Setup of JK:
## cpu
module cpu(
    input clk,
    input reset,
    output [7:0] address,
    input [7:0] from_memory,
    output write,
    output [7:0] to_memory
);
Size in the first run: roughly 1000 cells after synthesis, roughly 180 flip-flops, about 27 I/O pins, ~0.011 mm^2 of cells after synthesis.
Settings: LEC_CHECK=0, ABC_AREA=0, CAP_MARGIN=20, CELL_PAD_IN_SITES_GLOBAL_PLACEMENT=1, CORE_MARGIN=2, CORE_UTILIZATION=58, CTS_CLUSTER_SIZE=99, MAX_ROUTING_LAYER=met4, MIN_ROUTING_LAYER=met1, PLACE_DENSITY_LB_ADDON=0.15, SETUP_SLACK_MARGIN=0.51, SLEW_MARGIN=20; clock period 3.48 ns.
run.sh (not shown) runs the stock make flow with config.mk's settings and CLKGATE_MAP_FILE=.
What the final checks of JK revealed, after a flow that finished every stage, was a layout that fails on setup timing.
### JK -> MS
- CORE_UTILIZATION changed from 58 to 40
- CTS_CLUSTER_SIZE removed (was 99)
- MIN_ROUTING_LAYER removed (was met1)
- CELL_PAD_IN_SITES_GLOBAL_PLACEMENT removed (was 1)
- SETUP_SLACK_MARGIN removed (was 0.51)
- PLACE_DENSITY_LB_ADDON removed (was 0.15)
- MAX_ROUTING_LAYER removed (was met4)
- ABC_AREA removed (was 0)
- the clock period (ns, I/O delays scaled along) changed from 3.48 to 6.25
### Flow results
MS reached the final stage; the timing, DRC and antenna checks on its layout passed. JK → MS: global-route usage over all layers shows a reduction of 18 points, post-synthesis share of cell area spent on full adders, half adders and majority gates level. When MS is measured against JK, its logic share of the area turns out 3.2 points higher. MS against JK; cell depth of the worst setup path is down by more than 10%.
Edits applied to the flow inputs when going from MS to AL:
- CORE_UTILIZATION changed from 40 to 65
- the clock period (ns, I/O delays scaled along) changed from 6.25 to 4.33
[summary]
- STATUS run=AL STAGES=ALL_DONE FINAL_CHECKS=FAILED CAUSE=setup timing
- On AL: sequential share of layout area is 6.9 points lower than what MS gave.
- MS was routed with fewer vias than AL.
- Total global-route track usage was higher in the run labelled AL.
- Clock skew on AL is up relative to MS.
- AL against MS; routed wire length is up by more than a quarter.
- Against MS, AL reports a wire length of the first global-routing pass that is higher.
- Comparing MS and AL, the lower final standard cell area without fillers is on MS.
- AL vs MS — buffer count excluding the clock tree in the final layout climbed by more than 100%
- Compared with MS, in AL share of the clock period used by the worst path after layout went up, internal power component increased 0.0038 W, multi-input gate count comparable.
What TR does differently from AL at the input level:
- changing CORE_UTILIZATION from 65 to 66
- setting CTS_CLUSTER_SIZE to 40 for the first time
- changing the clock period (ns, I/O delays scaled along) from 4.33 to 5.0
[summary]
The design area of TR falls short of that of AL by about 12%. Against AL as the reference, TR delivers a lower power dissipated in sequential cells. TR finished all stages; however, its layout fails the closing checks, the failures being setup timing. The sum of negative setup slack number comes out higher for TR vs AL. Taking AL as the reference, in TR number of synthesized flops with an enable pin did not really move; global-route usage went down. Compared to AL, the routing of TR uses less wire. Cell count after placement in TR is about 6% below AL. [compare] base=AL new=TR: count of non-filler cells in the finished layout shrank by 136; final core area utilization shrank by 8.0 points; met3 wire length shrank by 41%; number of setup buffers added after CTS shrank by 22.
diff inputs: TR => PW
- CAP_MARGIN: 20 -> 25
- SLEW_MARGIN: 20 -> 15
- ABC_AREA: unset -> 1
- CTS_CLUSTER_SIZE: 40 -> unset
- CORE_UTILIZATION: 66 -> 40
- the clock period (ns, I/O delays scaled along): 5.0 -> 7.0
Notes after the runs:
In summary, PW completed successfully, with a layout that passed the timing, DRC and antenna checks. Setup slack on PW is ahead of TR. Cmp PW and TR / utilization / higher: TR. Re number of maximum-capacitance constraint violations: no difference whatsoever between PW and TR. Between TR and PW, met3 demand-to-capacity share in global routing decreased. TR ended up with register to register as its kind of critical path; PW ended up with register to output pin. Lower number of setup violations in the final report was reported by PW, not TR. There was hardly any difference in area used by sequential logic in the layout between PW and TR. Of PW and TR, TR shows the higher clock power share, with PW below it. Re final area: PW and TR aren't equal, and the higher value belongs to PW. Looking only at register share of the cell area, and setting everything else aside, the higher value of PW and TR goes to TR. Final worst-path cycle share, PW and TR: lower on PW.


cpu again, from the RTL that the note above started with.
make LEC_CHECK=0 CAP_MARGIN=20 CELL_PAD_IN_SITES_DETAIL_PLACEMENT=1 CELL_PAD_IN_SITES_GLOBAL_PLACEMENT=2 CORE_ASPECT_RATIO=1.4 CORE_MARGIN=6 CORE_UTILIZATION=36 CTS_CLUSTER_DIAMETER=233 MIN_ROUTING_LAYER=met2 SLEW_MARGIN=20 finish   # period 4.72 ns
The starting point produced a layout that fails on setup timing.
Edit:
CELL_PAD_IN_SITES_DETAIL_PLACEMENT = default   (was 1)
CELL_PAD_IN_SITES_GLOBAL_PLACEMENT = default   (was 2)
CORE_ASPECT_RATIO = default   (was 1.4)
CORE_MARGIN = 2   (was 6)
CORE_UTILIZATION = 58   (was 36)
CTS_CLUSTER_DIAMETER = default   (was 233)
MIN_ROUTING_LAYER = default   (was met2)
clock period = 4.33 ns   (was 4.72 ns; I/O delays follow)
=>
- The changed run produced a layout that fails on setup timing
- maximum frequency grows by 2.4%
- global-route usage shrinks by 2.2 points
- worst hold slack improved by 180 ps
Edit:
ABC_AREA = 1   (was default)
CELL_PAD_IN_SITES_GLOBAL_PLACEMENT = 0   (was default)
CORE_UTILIZATION = 72   (was 58)
CTS_CLUSTER_SIZE = 28   (was default)
MAX_ROUTING_LAYER = met4   (was default)
MIN_ROUTING_LAYER = met1   (was default)
PLACE_DENSITY = 0.65   (was default)
clock period = 3.77 ns   (was 4.33 ns; I/O delays follow)
Outcome:
- This time the run failed in global routing (5_1_grt) on GRT-0232
- die area fell by 11%
- synthesized area rose by 11%
- synthesized cell count rose by 44%
Edit:
CELL_PAD_IN_SITES_GLOBAL_PLACEMENT = default   (was 0)
CORE_UTILIZATION = 68   (was 72)
CTS_CLUSTER_SIZE = default   (was 28)
MAX_ROUTING_LAYER = default   (was met4)
MIN_ROUTING_LAYER = default   (was met1)
PLACE_DENSITY = default   (was 0.65)
clock period = 4.5 ns   (was 3.77 ns; I/O delays follow)
- Now the flow finished clean
- synthesized area does not change
- synthesized cell count stays the same
- die size went up by 5.7%
Power is estimated from default activity; no workload was simulated.
